==> flow/design.v (excerpt) <==
module kcpsm6 (address, instruction, bram_enable, in_port, out_port, port_id, write_strobe, k_write_strobe, read_strobe, interrupt, interrupt_ack, sleep, reset, clk) ;
parameter [7:0] 	hwbuild = 8'h00 ;
parameter [11:0] 	interrupt_vector = 12'h3FF ;
parameter integer scratch_pad_memory_size = 64 ;   
output [11:0]	address ;
input	 [17:0]    	instruction ;
output		bram_enable ;
input	 [7:0]	in_port ;
output [7:0]	out_port ;
output [7:0]	port_id ;
output		write_strobe ;
output		k_write_strobe ;
output		read_strobe ;
input			interrupt ;
output		interrupt_ack ;
input			sleep ;
input			reset ;
input			clk ;
wire	[2:1]		t_state_value ;
wire	[2:1]		t_state ;
wire 			run_value ;
wire              run ;
wire  		internal_reset_value ;
wire 			internal_reset ;
wire 			sync_sleep ;
wire 			int_enable_type ;
wire 			interrupt_enable_value ;
wire			interrupt_enable ;
wire			sync_interrupt ;
wire 			active_interrupt_value ;
wire 			active_interrupt ;
wire	[2:0]		arith_logical_sel ;
wire			arith_carry_in ;
wire			arith_carry_value ;
wire			arith_carry ;
wire 	[7:0]		half_arith_logical ;
wire 	[7:0]		logical_carry_mask ;
wire 	[7:0]		carry_arith_logical ;
wire 	[7:0]		arith_logical_value ;
wire 	[7:0]		arith_logical_result ;
wire 	[7:0]		shift_rotate_value ;
  ...
Settings: LEC_CHECK=0, ABC_AREA=1, CAP_MARGIN=30, CORE_MARGIN=2, CORE_UTILIZATION=15, GPL_TIMING_DRIVEN=0, PLACE_DENSITY_LB_ADDON=0.12, SLEW_MARGIN=20; clock period 8.43 ns.
run.sh (not shown) runs the stock make flow with config.mk's settings and CLKGATE_MAP_FILE=.
==> next run, changes <==
Settings changed: ABC_AREA 1 to unset, CAP_MARGIN 30 to 20, CORE_ASPECT_RATIO set to 1.15, CORE_UTILIZATION 15 to 40, GPL_TIMING_DRIVEN 0 to unset, PLACE_DENSITY_LB_ADDON 0.12 to 0.1.
Clock period 8.43 ns to 9.0 ns, I/O delays scaled along.
What happened: Core utilization rose by 26 points; combinational power fell by a quarter to a third; clock power fell by about a fifth; routed wire length fell by a quarter to a third; count of clock-buffer cells in the layout fell by 32; synthesized area rose slightly; clock skew fell by 66 ps.

kcpsm6 again, from the RTL that the note above started with.
clock: 5.49 ns
lec_check: 0
abc_area: 1
cap_margin: 5
core_margin: 2
core_utilization: 65
cts_cluster_size: 58
gpl_timing_driven: 1
place_density_lb_addon: 0.0
setup_slack_margin: 1.4
slew_margin: 20
The baseline finished clean.
Next try:
Settings changed: ABC_AREA 1 to unset, CAP_MARGIN 5 to 20, CTS_CLUSTER_SIZE 58 to unset, GPL_TIMING_DRIVEN 1 to unset, PLACE_DENSITY set to 0.6, PLACE_DENSITY_LB_ADDON 0.0 to unset, SETUP_SLACK_MARGIN 1.4 to unset.
Clock period 5.49 ns to 7.84 ns, I/O delays scaled along.
The new run went through all stages and came out clean.
Via count shrinks by about a fifth.
Worst hold slack got worse by 0.0059 ns.
Final area shrinks by a few percent.
Utilization shrinks by 3.4 points.
Critical path depth shrinks by 4.
Next try:
Settings changed: ABC_AREA set to 1, CORE_ASPECT_RATIO set to 1.42, CORE_UTILIZATION 65 to 72, SETUP_SLACK_MARGIN set to -0.43.
Clock period 7.84 ns to 4.36 ns, I/O delays scaled along.
After rerunning:
- With this change the flow completed, yet does not pass: negative setup slack
- routed wire length went up by about a fifth
- via count went up by a quarter to a third
- register-to-register slack loses 2.7 ns
- critical path depth went up by 5
- clock-buffer cell count went down by 45
Next try:
Settings changed: ABC_AREA 1 to unset, CORE_ASPECT_RATIO 1.42 to unset, CORE_UTILIZATION 72 to 59, SETUP_SLACK_MARGIN -0.43 to unset.
The changed run finished but failed the layout checks on negative setup slack.
Core utilization shrinks by 13 points.
Cell count shrinks by 11%.
Final area grows by 4.1%.
Total power grows by 5.2%.
Non-clock buffer count grows by 46.
Die size grows by 23%.
Routed wire length shrinks by 7.5%.
Via count shrinks by 17%.
Setup slack improves by 0.29 ns.
Next try:
Settings changed: ABC_AREA set to 1, CORE_UTILIZATION 59 to 72, CTS_CLUSTER_SIZE set to 10, SETUP_SLACK_MARGIN set to 1.27, TNS_END_PERCENT set to 5.
After rerunning: This time the run finished with max-capacitance violations, max-slew violations, negative setup slack left. First-iteration DRC count climbs to 2.5 times its value. Worst setup slack gets worse by 0.22 ns. Final area increases by 5.2%. Register-to-register slack got worse by 0.46 ns. Sequential power stays flat. Clock power rises by about 4%. Clock-buffer cell count is higher by 26. Combinational power is higher by 31%.
Power and IR drop assume default switching activity.
